==> inputs of build 89 <==
==> flow/design.v <==
module SUBWAY(
    clk,
    rst_n,
    in_valid,
    init,
    in0,
    in1,
    in2,
    in3,
    out_valid,
    out
);
input clk, rst_n;
input in_valid;
input [1:0] init;
input [1:0] in0, in1, in2, in3; 
output reg       out_valid;
output reg [1:0] out;
parameter s_idle = 2'd0;
parameter s_input = 2'd1;
parameter s_cul = 2'd2;
parameter s_output = 2'd3;
genvar NN;
genvar MM;
integer i;
integer j;
parameter IDX = 9;
reg [1:0]current_state;
reg [1:0]next_state;
reg [1:0]init_pos;
reg [5:0]cnt;
reg [1:0]is_road;
reg [1:0] reg_dif;
reg [1:0]move;
wire UorD;
reg reg_UorD;
wire [1:0]dif1;
wire [1:0]dif2;
wire [1:0]dif;
reg [1:0] next_dif;
reg [1:0]next_pos;
reg [1:0]cur_pos;
reg [1:0] next_step[2:0];
wire [1:0]in_wire[3:0];
reg [1:0]in_a[IDX:0];
reg [1:0]in_b[IDX:0];
reg [1:0]in_c[IDX:0];
reg [1:0]in_d[IDX:0];
reg [1:0]out_pipe[54:0];
reg [1:0]road;
always@(posedge clk or negedge rst_n)begin
	if(!rst_n)
        current_state <= s_idle;
    else
        current_state <= next_state;
end
always@(*)begin
	case(current_state)
		s_idle: if(in_valid) next_state = s_input;
				else next_state = s_idle;
		s_input:if (cnt == 6'd7) next_state = s_cul;
				else next_state = s_input;
		s_cul:	if (cnt == 6'd62) next_state = s_output;
				else next_state = s_cul;				
		s_output: if (cnt == 6'd63) next_state = s_idle;
				else next_state = s_output;
		default: next_state = current_state;
	endcase 
end
always @(posedge clk or negedge rst_n) begin
    if(!rst_n)begin
		init_pos <= 2'd0;
    end   
    else
		case(current_state)
			s_idle: if(in_valid)begin
				init_pos <= init;
			end
			default: init_pos <= init_pos;
		endcase
end
always@(posedge clk or negedge rst_n)begin
	if(!rst_n)
        cnt <= 6'b0;
    else
		case(current_state)
			s_idle: cnt <= 6'd0;
			s_input: cnt <= cnt+6'd1;
			s_cul: if(cnt == 6'd62 ) cnt <= 6'd0;
					else cnt <= cnt+6'd1;
			s_output: if(cnt == 6'd63) cnt <= 6'd0;
					else cnt <= cnt+6'd1;
			default: cnt <= cnt;
		endcase
end
always@(posedge clk or negedge rst_n)begin
	if(!rst_n)
        out_valid <= 1'b0;
    else
		case(current_state)
			s_idle: out_valid <= 1'd0;
			s_input: out_valid <= 1'd0;
			s_output: 
				if(cnt == 6'd63) out_valid <= 1'd0;
				else   out_valid <= 1'd1;
			default: out_valid <= 1'd0;
		endcase
end
assign UorD = (cur_pos < road)?1'd0: 1'd1;  
assign dif1 = (cur_pos < road)?road: cur_pos;  
assign dif2 = (cur_pos < road)?cur_pos: road;
assign dif = dif1 - dif2;
always @(posedge clk or negedge rst_n) begin
	if(!rst_n)begin
        reg_UorD <= 2'd0;
    end 
	else begin
		reg_UorD <= UorD;
	end
end
always@(*)begin
	case(cur_pos)
	2'd0: begin
		next_step[0] = 2'b11;
		next_step[1] = in_a[1];
		next_step[2] = in_b[1];
	end
	2'd1: begin
		next_step[0] = in_a[1];
		next_step[1] = in_b[1];
		next_step[2] = in_c[1];
	end
	2'd2: begin
		next_step[0] = in_b[1];
		next_step[1] = in_c[1];
		next_step[2] = in_d[1];
	end
	2'd3: begin
		next_step[0] = in_c[1];
		next_step[1] = in_d[1];
		next_step[2] = 2'b11;
	end
	default: begin
		next_step[0] = in_c[1];
		next_step[1] = in_d[1];
		next_step[2] = 2'b11;
	end
	endcase
end
always@(*)begin
	if (dif != 2'd0) begin
		case(reg_UorD)
		1'd0: 
			case(next_step[2])
			2'd0: move = 2'b01;
			2'd1,
			2'd2,
			2'd3: 
				case(next_step[1])
				2'd0,
				2'd2: move = 2'd0;
				2'd1: move = 2'b11;
				default: move = 2'b0;
				endcase
			default: move = 2'b0;
			endcase
		1'd1: 
			case(next_step[0])
			2'd0: move = 2'b10;
			2'd1,
			2'd2,
			2'd3: 
				case(next_step[1])
				2'd0,
				2'd2: move = 2'd0;
				2'd1: move = 2'b11;
				default: move = 2'b0;
				endcase
			default: move = 2'b0;
			endcase
		default: move = 2'b0;
		endcase
	end
	else begin
		case(next_step[1])
		2'd0,
		2'd2: move = 2'd00;
		2'd1: move = 2'b11;
		default: move = 2'd0;  
		endcase
	end
end
always@(*)begin
	case(cur_pos)
	2'd0:begin
		case (move) 
		2'd1:
			next_pos = 2'd1;
		default:
			next_pos = 2'd0;
		endcase
	end 
	2'd1:begin
		case (move) 
		2'd1:
			next_pos = 2'd2;
		2'd2:
			next_pos = 2'd0;
		default:
			next_pos = 2'd1;
		endcase
	end
	2'd2:begin
		case (move) 
		2'd1:
			next_pos = 2'd3;
		2'd2:
			next_pos = 2'd1;
		default:
			next_pos = 2'd2;
		endcase
	end
	2'd3:begin
		case (move) 
		2'd2:
			next_pos = 2'd2;
		default:
			next_pos = 2'd3;
		endcase
	end
	default:next_pos = cur_pos;
	endcase
end
always@(*)begin
	if (in_b[8] == 2'd0)begin
		is_road = 2'd1;
	end
	else if (in_c[8] == 2'd0)begin
		is_road = 2'd2;
	end
	else if (in_a[8] == 2'd0)begin
		is_road = 2'd0;
	end
	else if (in_d[8] == 2'd0)begin
		is_road = 2'd3;
	end
	else begin
		is_road = 2'd1;
	end
end
always@(posedge clk)begin
	if(!rst_n)begin
        road <= 2'd0;
    end 
	else begin
		case(cnt[2:0])
		3'd0: 
			road <= is_road;
		default: road <= road;
		endcase
	end
end
always @(posedge clk or negedge rst_n) begin
	if(!rst_n)begin
        cur_pos <= 2'd0;
    end 
	else begin
		case(current_state)
		s_idle: cur_pos <= 2'd0;
		s_input: cur_pos <= init_pos;
		s_cul,
		s_output: cur_pos <= next_pos;
		default: cur_pos <= cur_pos;
		endcase
	end
end
always @(posedge clk or negedge rst_n) begin
	if(!rst_n)begin
        out <= 2'd0;
    end 
	else begin
		case(current_state)
		s_idle: out <= 2'd0;
		s_input: out <= 2'd0;
		s_output: 
			if(cnt == 6'd63) out <= 2'd0;
			else out <= out_pipe[0]; 
		default: out <= 2'd0;
		endcase
	end
end
always @(posedge clk or negedge rst_n) begin
	if(!rst_n)begin
		for (i=0; i<55; i=i+1)begin
			out_pipe[i]<=2'd0; 
		end
    end 
	else begin
		case(current_state)
		s_idle: begin
			for (i=0; i<55; i=i+1)begin
				out_pipe[i]<=2'd0; 
			end
		end
		s_output,
		s_cul: begin
			out_pipe[54] <= move;
			for (i=0; i<54; i=i+1)begin
				out_pipe[i]<=out_pipe[i+1]; 
			end
		end
		default: begin
			for (i=0; i<55; i=i+1)begin
				out_pipe[i]<=2'd0; 
			end
		end
		endcase
	end
end
always @(posedge clk or negedge rst_n) begin
    if(!rst_n)begin
        for (i = 0; i<IDX; i=i+1)begin
			in_a[i]<=2'd0;
		end
    end   
    else
		case(current_state)
			s_idle: if(in_valid)begin
						in_a[IDX-1]<=in0;
						for (i = 0; i<IDX-1; i=i+1)begin
							in_a[i]<=in_a[i+1];
						end
					end
					else begin 
						for (i = 0; i<IDX; i=i+1)begin
							in_a[i]<=in_a[i];
						end
					end
			s_input,
			s_cul:if(in_valid)begin
						in_a[IDX-1]<=in0;
						for (i = 0; i<IDX-1; i=i+1)begin
							in_a[i]<=in_a[i+1];
						end
					end
					else begin 
						for (i = 0; i<IDX; i=i+1)begin
							in_a[i]<=in_a[i];
						end
					end
			s_output:begin
				if(in_valid)begin
					in_a[IDX-1]<= in0;
				end
				else begin
					in_a[IDX-1]<= 2'd0;
				end
				for (i = 0; i<IDX-1; i=i+1)begin
					in_a[i]<=in_a[i+1];
				end
			end
			default: begin 
						for (i = 0; i<IDX; i=i+1)begin
							in_a[i]<=in_a[i];
						end
					end
		endcase
end
always @(posedge clk or negedge rst_n) begin
    if(!rst_n)begin
        for (i = 0; i<IDX; i=i+1)begin
			in_b[i]<=2'd0;
		end
    end   
    else
		case(current_state)
			s_idle: if(in_valid)begin
						in_b[IDX-1]<=in1;
						for (i = 0; i<IDX-1; i=i+1)begin
							in_b[i]<=in_b[i+1];
						end
					end
					else begin 
						for (i = 0; i<IDX; i=i+1)begin
							in_b[i]<=in_b[i];
						end
					end
			s_input,
			s_cul:if(in_valid)begin
						in_b[IDX-1]<=in1;
						for (i = 0; i<IDX-1; i=i+1)begin
							in_b[i]<=in_b[i+1];
						end
					end
					else begin 
						for (i = 0; i<IDX; i=i+1)begin
							in_b[i]<=in_b[i];
						end
					end
			s_output:begin
				if(in_valid)begin
					in_b[IDX-1]<= in1;
				end
				else begin
					in_b[IDX-1]<= 2'd0;
				end
				for (i = 0; i<IDX-1; i=i+1)begin
					in_b[i]<=in_b[i+1];
				end
			end
			default: begin 
						for (i = 0; i<IDX; i=i+1)begin
							in_b[i]<=in_b[i];
						end
					end
		endcase
end
always @(posedge clk or negedge rst_n) begin
    if(!rst_n)begin
        for (i = 0; i<IDX; i=i+1)begin
			in_c[i]<=2'd0;
		end
    end   
    else
		case(current_state)
			s_idle: if(in_valid)begin
						in_c[IDX-1]<=in2;
						for (i = 0; i<IDX-1; i=i+1)begin
							in_c[i]<=in_c[i+1];
						end
					end
					else begin 
						for (i = 0; i<IDX; i=i+1)begin
							in_c[i]<=in_c[i];
						end
					end
			s_input,
			s_cul:if(in_valid)begin
						in_c[IDX-1]<=in2;
						for (i = 0; i<IDX-1; i=i+1)begin
							in_c[i]<=in_c[i+1];
						end
					end
					else begin 
						for (i = 0; i<IDX; i=i+1)begin
							in_c[i]<=in_c[i];
						end
					end
			s_output:begin
				if(in_valid)begin
					in_c[IDX-1]<= in2;
				end
				else begin
					in_c[IDX-1]<= 2'd0;
				end
				for (i = 0; i<IDX-1; i=i+1)begin
					in_c[i]<=in_c[i+1];
				end
			end
			default: begin 
						for (i = 0; i<IDX; i=i+1)begin
							in_c[i]<=in_c[i];
						end
					end
		endcase
end
always @(posedge clk or negedge rst_n) begin
    if(!rst_n)begin
        for (i = 0; i<IDX; i=i+1)begin
			in_d[i]<=2'd0;
		end
    end   
    else
		case(current_state)
			s_idle: if(in_valid)begin
						in_d[IDX-1]<=in3;
						for (i = 0; i<IDX-1; i=i+1)begin
							in_d[i]<=in_d[i+1];
						end
					end
					else begin 
						for (i = 0; i<IDX; i=i+1)begin
							in_d[i]<=in_d[i];
						end
					end
			s_input,
			s_cul:if(in_valid)begin
						in_d[IDX-1]<=in3;
						for (i = 0; i<IDX-1; i=i+1)begin
							in_d[i]<=in_d[i+1];
						end
					end
					else begin 
						for (i = 0; i<IDX; i=i+1)begin
							in_d[i]<=in_d[i];
						end
					end
			s_output:begin
				if(in_valid)begin
					in_d[IDX-1]<= in3;
				end
				else begin
					in_d[IDX-1]<= 2'd0;
				end
				for (i = 0; i<IDX-1; i=i+1)begin
					in_d[i]<=in_d[i+1];
				end
			end
			default: begin 
						for (i = 0; i<IDX; i=i+1)begin
							in_d[i]<=in_d[i];
						end
					end
		endcase
end
endmodule
==> flow/run.sh <==
#!/bin/bash
# the make line also repeats each setting of config.mk as NAME=value (left out here)
make -C /OpenROAD-flow-scripts/flow DESIGN_CONFIG=/design/flow/config.mk WORK_HOME=/design/flow/orfs CLKGATE_MAP_FILE= finish
==> flow/config.mk <==
export PLATFORM = sky130hd
export DESIGN_NAME = SUBWAY
export DESIGN_NICKNAME = SUBWAY
export VERILOG_FILES = /design/flow/design.v
export SDC_FILE = /design/flow/constraint.sdc
export NUM_CORES = 4
export LEC_CHECK = 0
export CAP_MARGIN = 20
export CORE_MARGIN = 2
export CORE_UTILIZATION = 72
export CTS_CLUSTER_DIAMETER = 81
export CTS_CLUSTER_SIZE = 30
export PLACE_DENSITY = 0.35
export SETUP_SLACK_MARGIN = 0.59
export SLEW_MARGIN = 20
==> flow/constraint.sdc <==
create_clock -name core_clock -period 1.98 [get_ports {clk}]
set_input_delay 0.3960 -clock core_clock [delete_from_list [all_inputs] [get_ports {clk}]]
set_output_delay 0.3960 -clock core_clock [all_outputs]
set_load 0.01 [all_outputs]
==> inputs of build 35, as changes to build 89 <==
==> flow/config.mk (replaced) <==
export PLATFORM = sky130hd
export DESIGN_NAME = SUBWAY
export DESIGN_NICKNAME = SUBWAY
export VERILOG_FILES = /design/flow/design.v
export SDC_FILE = /design/flow/constraint.sdc
export NUM_CORES = 4
export LEC_CHECK = 0
export CAP_MARGIN = 35
export CORE_MARGIN = 2
export CORE_UTILIZATION = 72
export CTS_CLUSTER_DIAMETER = 92
export CTS_CLUSTER_SIZE = 30
export SLEW_MARGIN = 20
==> flow/constraint.sdc (replaced) <==
create_clock -name core_clock -period 1.29 [get_ports {clk}]
set_input_delay 0.2580 -clock core_clock [delete_from_list [all_inputs] [get_ports {clk}]]
set_output_delay 0.2580 -clock core_clock [all_outputs]
set_load 0.01 [all_outputs]
==> inputs of build 56, as changes to build 89 <==
==> flow/config.mk (replaced) <==
export PLATFORM = sky130hd
export DESIGN_NAME = SUBWAY
export DESIGN_NICKNAME = SUBWAY
export VERILOG_FILES = /design/flow/design.v
export SDC_FILE = /design/flow/constraint.sdc
export NUM_CORES = 4
export LEC_CHECK = 0
export ABC_AREA = 1
export CAP_MARGIN = 20
export CORE_MARGIN = 2
export CORE_UTILIZATION = 72
export CTS_CLUSTER_DIAMETER = 218
export CTS_CLUSTER_SIZE = 98
export SLEW_MARGIN = 20
==> flow/constraint.sdc (replaced) <==
create_clock -name core_clock -period 1.29 [get_ports {clk}]
set_input_delay 0.2580 -clock core_clock [delete_from_list [all_inputs] [get_ports {clk}]]
set_output_delay 0.2580 -clock core_clock [all_outputs]
set_load 0.01 [all_outputs]
==> results <==
item                                                                      build 56                   build 35                    build 89
Unique masters post-synth                                                       30                         48                          48
Root buf cell                                                                    -  sky130_fd_sc_hd__clkbuf_8   sky130_fd_sc_hd__clkbuf_8
Clock buffer depth                                                               -                          2                           2
Half-perimeter wire length after placement                                 7.92 mm                    7.48 mm                     6.04 mm
Area fraction in full adders, half adders and majority gates                0.0121                     0.0125                      0.0125
Chip height                                                                 104 um                     103 um                      103 um
Chip area from the yosys synthesis statistics                           7230 sq um                 7030 sq um                  7030 sq um
Fraction of synthesized area in multiplexers                               0.00311                     0.0978                      0.0978
Netlist Area Pre-Place                                                  7230 sq um                 7030 sq um                  7030 sq um
Post-Synth AOI/OAI Area                                                     0.0642                     0.0306                      0.0306
Total of cells resized after clock tree synthesis                                -                         71                         117
Result of the run                                                   did not finish             did not finish  complete, but fails checks
Failing step                                                  clock tree synthesis             global routing                           -
Layout check failures                                                            -                          -                setup timing
Number of clock sinks                                                            -                        194                         194
CTS Buf Count                                                                    -                         17                          17
Syn Nets                                                                       762                        518                         518
Share of the core filled by cells before placement                           0.740                      0.729                       0.729
CTS H-tree depth                                                                 -                          4                           4
DP Cell Count                                                                  901                        671                         640
Floorplan die width                                                         104 um                     103 um                      103 um
# Cells Yosys                                                                  742                        498                         498
Core area                                                               9770 sq um                 9640 sq um                  9640 sq um
Mean cell area of the mapped netlist                                    9.75 sq um                 14.1 sq um                  14.1 sq um
XOR Share, Synth                                                           0.00121                    0.00499                     0.00499
Synth top area share                                                         0.661                      0.680                       0.680
Area of the die                                                        10900 sq um                10600 sq um                 10600 sq um
Register area share after synthesis                                          0.670                      0.690                       0.690
